job 101:
==> flow/design.v (excerpt) <==
module ALU(
    clk,
    rst_n,
    valid,
    ready,
    mode,
    in_A,
    in_B,
    out
);
For scale: about 2,500 cells after synthesis, about 110 flip-flops, about 15,000 sq um of cells after synthesis.
clock: 3.87 ns
lec_check: 0
abc_area: 1
cap_margin: 40
core_aspect_ratio: 0.5
core_margin: 2
core_utilization: 72
cts_cluster_diameter: 399
cts_cluster_size: 98
place_density: 0.39
setup_slack_margin: 1.14
slew_margin: 20
tns_end_percent: 10
run.sh (not shown) runs the stock make flow with config.mk's settings and CLKGATE_MAP_FILE=.
Inputs modified between job 101 and job 102:
Settings: PLACE_DENSITY removed (was 0.39); ABC_AREA removed (was 1); CTS_CLUSTER_DIAMETER removed (was 399); CAP_MARGIN changed from 40 to 20; CORE_ASPECT_RATIO removed (was 0.5); CORE_UTILIZATION changed from 72 to 62; TNS_END_PERCENT removed (was 10); SETUP_SLACK_MARGIN removed (was 1.14); the clock period (ns, I/O delays scaled along) changed from 3.87 to 5.83.
Highest cell delay on the worst timing path on job 102 is up relative to job 101. Job 102 vs. job 101: combinational share of power went down by 3.0 points. Looking at launching instance or port of the critical path, the shreg[36]$_DFF_PN0_ result is from job 102; the alu_in[23]$_DFFE_PN0P_ one comes from job 101. [compare] base=job 101 new=job 102: post-synthesis to final-layout area growth went down by 2.6 points; fraction of met2 tracks used by global routing went down by 3.6 points; average routed wire per standard cell went up by 16%; sequential portion of the cell area went up by 3.5 points. [compare] base=job 101 new=job 102: arrival time of data at the critical path endpoint has increased; area of all placed cells without fillers has decreased.


Starting RTL as in the previous note.
clock: 3.09 ns
lec_check: 0
abc_area: 1
cap_margin: 35
cell_pad_in_sites_global_placement: 1
core_aspect_ratio: 0.51
core_margin: 2
core_utilization: 27
cts_cluster_diameter: 160
cts_cluster_size: 90
gpl_timing_driven: 1
max_routing_layer: met5
min_routing_layer: met1
place_density_lb_addon: 0.08
slew_margin: 5
tns_end_percent: 90
Rerun with:
- ABC_AREA: 1 -> unset
- CAP_MARGIN: 35 -> 30
- CORE_ASPECT_RATIO: 0.51 -> unset
- CORE_MARGIN: 2 -> 7
- CORE_UTILIZATION: 27 -> 64
- CTS_CLUSTER_DIAMETER: 160 -> unset
- CTS_CLUSTER_SIZE: 90 -> 58
- MAX_ROUTING_LAYER: met5 -> unset
- PLACE_DENSITY_LB_ADDON: 0.08 -> 0.27
- SETUP_SLACK_MARGIN: unset -> 0.73
- SLEW_MARGIN: 5 -> 20
- TNS_END_PERCENT: 90 -> unset
- clock period: 3.09 -> 2.53 ns (I/O delays scaled with it)
Outcome: With this change the flow did not get past global placement without I/O (3_1_place_gp_skip_io), error FLW-0024. Synthesized cell count shrinks by well over a third. Die area goes down by well over a third. Synthesized area fell by about a fifth.
Rerun with:
- CTS_CLUSTER_DIAMETER: unset -> 370
- SETUP_SLACK_MARGIN: 0.73 -> -0.16
The new run did not get past global placement without I/O (3_1_place_gp_skip_io) on FLW-0024.
Die area stays the same.
Synthesized area is unchanged.
Synthesized cell count is unchanged.
Rerun with:
- ABC_AREA: unset -> 1
- CELL_PAD_IN_SITES_GLOBAL_PLACEMENT: 1 -> unset
- CORE_ASPECT_RATIO: unset -> 0.5
- CORE_UTILIZATION: 64 -> 45
- CTS_CLUSTER_DIAMETER: 370 -> 330
- CTS_CLUSTER_SIZE: 58 -> 98
- GPL_ROUTABILITY_DRIVEN: unset -> 0
- PLACE_DENSITY: unset -> 0.35
- PLACE_DENSITY_LB_ADDON: 0.27 -> unset
- TNS_END_PERCENT: unset -> 15
- clock period: 2.53 -> 5.1 ns (I/O delays scaled with it)
Effect: With this change the flow produced a clean layout; die size goes up by well over a third; synthesized area went up by about a fifth; synthesized cell count increases by well over a third.


Starting RTL as in the previous note.
clock: 5.1 ns
lec_check: 0
abc_area: 1
cap_margin: 30
core_aspect_ratio: 0.5
core_margin: 7
core_utilization: 43
cts_cluster_diameter: 330
cts_cluster_size: 98
gpl_timing_driven: 1
min_routing_layer: met1
place_density_lb_addon: 0.27
setup_slack_margin: -0.16
slew_margin: 20
tns_end_percent: 15
Rerun with:
--- a/flow/config.mk
+++ b/flow/config.mk
@@ -8 +7,0 @@
-export ABC_AREA = 1
@@ -10 +9 @@
-export CORE_ASPECT_RATIO = 0.5
+export CELL_PAD_IN_SITES_GLOBAL_PLACEMENT = 0
@@ -12,3 +11,3 @@
-export CORE_UTILIZATION = 43
-export CTS_CLUSTER_DIAMETER = 330
-export CTS_CLUSTER_SIZE = 98
+export CORE_UTILIZATION = 68
+export CTS_CLUSTER_DIAMETER = 356
+export CTS_CLUSTER_SIZE = 57
@@ -18 +17 @@
-export SETUP_SLACK_MARGIN = -0.16
+export SETUP_SLACK_MARGIN = -0.18
@@ -20 +18,0 @@
-export TNS_END_PERCENT = 15
==> flow/constraint.sdc (replaced) <==
create_clock -name core_clock -period 2.53 [get_ports {clk}]
set_input_delay 0.5060 -clock core_clock [delete_from_list [all_inputs] [get_ports {clk}]]
set_output_delay 0.5060 -clock core_clock [all_outputs]
set_load 0.01 [all_outputs]
Outcome: Now the flow aborted during detailed placement. Synthesized cell count decreases by 39%. Die area falls by 44%. Area after synthesis drops by 16%.
Rerun with:
--- a/flow/config.mk
+++ b/flow/config.mk
@@ -9,4 +9,3 @@
-export CELL_PAD_IN_SITES_GLOBAL_PLACEMENT = 0
-export CORE_MARGIN = 7
-export CORE_UTILIZATION = 68
-export CTS_CLUSTER_DIAMETER = 356
+export CELL_PAD_IN_SITES_GLOBAL_PLACEMENT = 1
+export CORE_MARGIN = 2
+export CORE_UTILIZATION = 64
@@ -17 +16 @@
-export SETUP_SLACK_MARGIN = -0.18
+export SETUP_SLACK_MARGIN = -0.16
=> This time the run did not get past global placement without I/O with FLW-0024. Die size shrinks by 7.8%. Synthesized area stays the same. Synthesized cell count does not change.
Rerun with:
==> flow/config.mk (replaced) <==
export PLATFORM = sky130hd
export DESIGN_NAME = ALU
export DESIGN_NICKNAME = ALU
export VERILOG_FILES = /design/flow/design.v
export SDC_FILE = /design/flow/constraint.sdc
export NUM_CORES = 4
export LEC_CHECK = 0
export CAP_MARGIN = 20
export CORE_MARGIN = 2
export CORE_UTILIZATION = 69
export CTS_CLUSTER_SIZE = 36
export SLEW_MARGIN = 20
==> flow/constraint.sdc (replaced) <==
create_clock -name core_clock -period 3.96 [get_ports {clk}]
set_input_delay 0.7920 -clock core_clock [delete_from_list [all_inputs] [get_ports {clk}]]
set_output_delay 0.7920 -clock core_clock [all_outputs]
set_load 0.01 [all_outputs]
Result:
- The changed run completed, yet does not pass: setup timing
- die area falls by 7.0%
- synthesized cell count is unchanged
- synthesized area stays the same


ALU again, from the RTL that the note above started with.
make LEC_CHECK=0 CAP_MARGIN=15 CORE_MARGIN=2 CORE_UTILIZATION=69 CTS_CLUSTER_SIZE=89 HOLD_SLACK_MARGIN=0.29 SLEW_MARGIN=20 finish   # period 3.55 ns
The first run finished but fails on negative setup slack.
Rerun with:
Settings changed: CAP_MARGIN 15 to 20, CORE_UTILIZATION 69 to 72, CTS_CLUSTER_SIZE 89 to 37, HOLD_SLACK_MARGIN 0.29 to default, PLACE_DENSITY_LB_ADDON from default to 0.25, SETUP_SLACK_MARGIN from default to 2.06.
Clock period 3.55 ns to 6.94 ns, I/O delays scaled along.
The new run finished clean.
Wire length shrinks by 20%.
Setup slack improves by 2.5 ns.
Area after synthesis stays the same.
Design area shrinks by 15%.
Rerun with:
Settings changed: CTS_CLUSTER_SIZE 37 to 36, HOLD_SLACK_MARGIN from default to -0.1, PLACE_DENSITY from default to 0.78, PLACE_DENSITY_LB_ADDON 0.25 to default, SETUP_SLACK_MARGIN 2.06 to default.
Clock period 6.94 ns to 3.96 ns, I/O delays scaled along.
Effect: With this change the flow completed and failed the layout checks on negative setup slack; cell count increases by 3.9%; routed wire length increases by 6.1%; sequential share of layout area decreases by 0.91 points; area after synthesis is unchanged; design area increases by 4.7%; core utilization increases by 3.8 points; total power increases by 87%.
Rerun with:
Settings changed: CTS_CLUSTER_DIAMETER from default to 27, CTS_CLUSTER_SIZE 36 to 37, HOLD_SLACK_MARGIN -0.1 to default, PLACE_DENSITY 0.78 to 0.35, SETUP_SLACK_MARGIN from default to 1.04.
Clock period 3.96 ns to 6.94 ns, I/O delays scaled along.
What happened: The changed run completed without violations; clock power goes down by well over a third; clock skew barely changes; synthesized area is unchanged; via count fell by a few percent; final area goes down by a few percent.
Rerun with:
Settings changed: ABC_AREA from default to 0, CTS_CLUSTER_DIAMETER 27 to 355, CTS_CLUSTER_SIZE 37 to 99, PLACE_DENSITY 0.35 to 0.38, SETUP_SLACK_MARGIN 1.04 to default.
Clock period 6.94 ns to 2.92 ns, I/O delays scaled along.
What happened: With this change the flow aborted during 3_5_place_dp (DPL-0038); synthesized area does not change; die area does not change; synthesized cell count is unchanged.


Starting RTL as in the previous note.
## ALU
module ALU(
    clk,
    rst_n,
    valid,
    ready,
    mode,
    in_A,
    in_B,
    out
);
    input         clk, rst_n;
    input         valid;
    input  [1:0]  mode;  
    output        ready;
    input  [31:0] in_A, in_B;
    output [63:0] out;
    parameter IDLE = 3'd0;
    parameter MUL  = 3'd1;
    parameter DIV  = 3'd2;
    parameter AND  = 3'd3;
    parameter AVG  = 3'd4;
    parameter OUT  = 3'd5;
    reg  [ 2:0] state, state_nxt;
    reg  [ 4:0] counter, counter_nxt;
    reg  [64:0] shreg, shreg_nxt;  
    reg  [31:0] alu_in, alu_in_nxt;
    reg  [32:0] alu_out;
    reg         ready_;
    assign ready = ready_;
    assign out = shreg[63:0];
    always @(*) begin
        case(state)
            IDLE: begin
                if (valid) 
                    case (mode)
                        0 : state_nxt = MUL;
                        1 : state_nxt = DIV;
                        2 : state_nxt = AND;
                        3 : state_nxt = AVG;
                    endcase
                else state_nxt = IDLE;
            end
            MUL : state_nxt = (counter != 31) ? MUL : OUT;
            DIV : state_nxt = (counter != 31) ? DIV : OUT;
            AND : state_nxt = OUT;
            AVG : state_nxt = OUT;
            OUT : state_nxt = IDLE;
            default : state_nxt = IDLE;
        endcase
    end
    always @(*) begin
        if ((state == MUL) || (state == DIV)) counter_nxt = counter + 1; 
        else                                  counter_nxt = 0;
    end
    always @(*) begin
        case(state)
            IDLE: begin
                if (valid) alu_in_nxt = in_B;
                else       alu_in_nxt = 0;
            end
            OUT : alu_in_nxt = 0;
            default: alu_in_nxt = alu_in;
        endcase
    end
    always @(*) begin
        case (state)
            MUL : begin
                if (shreg[0]) alu_out = shreg[63:32] + alu_in;
                else          alu_out = shreg[63:32];
            end
            DIV : alu_out = shreg[64:32] - {1'b0, alu_in};
            AND : alu_out = shreg[31:0] & alu_in;
            AVG : alu_out = (shreg[31:0] + alu_in) >> 1;
            default alu_out = 0;
        endcase
    end
    always @(*) begin
        case (state)
            IDLE: begin
                if (valid) begin
  ...
clock: 5.1 ns
lec_check: 0
abc_area: 1
cap_margin: 30
core_aspect_ratio: 0.5
core_margin: 7
core_utilization: 46
cts_cluster_diameter: 330
cts_cluster_size: 98
gpl_routability_driven: 0
gpl_timing_driven: 1
min_routing_layer: met1
place_density: 0.35
setup_slack_margin: 1.44
slew_margin: 20
tns_end_percent: 15
The baseline produced a clean layout.
Next try:
CAP_MARGIN = 20   (was 30)
CORE_ASPECT_RATIO = unset   (was 0.5)
CORE_MARGIN = 2   (was 7)
CORE_UTILIZATION = 54   (was 46)
CTS_CLUSTER_DIAMETER = 388   (was 330)
GPL_TIMING_DRIVEN = unset   (was 1)
MIN_ROUTING_LAYER = unset   (was met1)
PLACE_DENSITY = unset   (was 0.35)
SETUP_SLACK_MARGIN = 2.72   (was 1.44)
TNS_END_PERCENT = unset   (was 15)
clock period = 10.0 ns   (was 5.1 ns; I/O delays follow)
Outcome: Cell area goes down slightly. Synthesized cell count stays the same. Wire length goes down by roughly a tenth. Utilization goes up by 7.1 points. Register-to-register slack improved by 4.6 ns. Flip-flop count does not change. Sequential share of layout area goes up by 0.20 points.
Next try:
ABC_AREA = unset   (was 1)
CORE_UTILIZATION = 40   (was 54)
CTS_CLUSTER_DIAMETER = unset   (was 388)
CTS_CLUSTER_SIZE = unset   (was 98)
GPL_ROUTABILITY_DRIVEN = unset   (was 0)
SETUP_SLACK_MARGIN = unset   (was 2.72)
Synthesized cell count went down by 39%.
Synthesized area went down by 16%.
Hold slack hardly moves.
Total power went up by 4.4%.
First-iteration DRC count went down by 27%.
Clock-buffer cell count went up by 1.
Cell count went down by 33%.
Clock power went up by 16%.
Final area went down by 12%.
Routed wire length went down by 14%.
Next try:
ABC_AREA = 1   (was unset)
CORE_UTILIZATION = 58   (was 40)
CTS_CLUSTER_DIAMETER = 388   (was unset)
CTS_CLUSTER_SIZE = 56   (was unset)
GPL_ROUTABILITY_DRIVEN = 0   (was unset)
SETUP_SLACK_MARGIN = 1.92   (was unset)
TNS_END_PERCENT = 10   (was unset)
Outcome: Sequential share of layout area fell by 2.5 points; synthesized cell count went up by 65%; core utilization rises by 18 points; wire length climbs by 14%.
Power figures rest on the tool's default switching activity, not on a simulated workload.
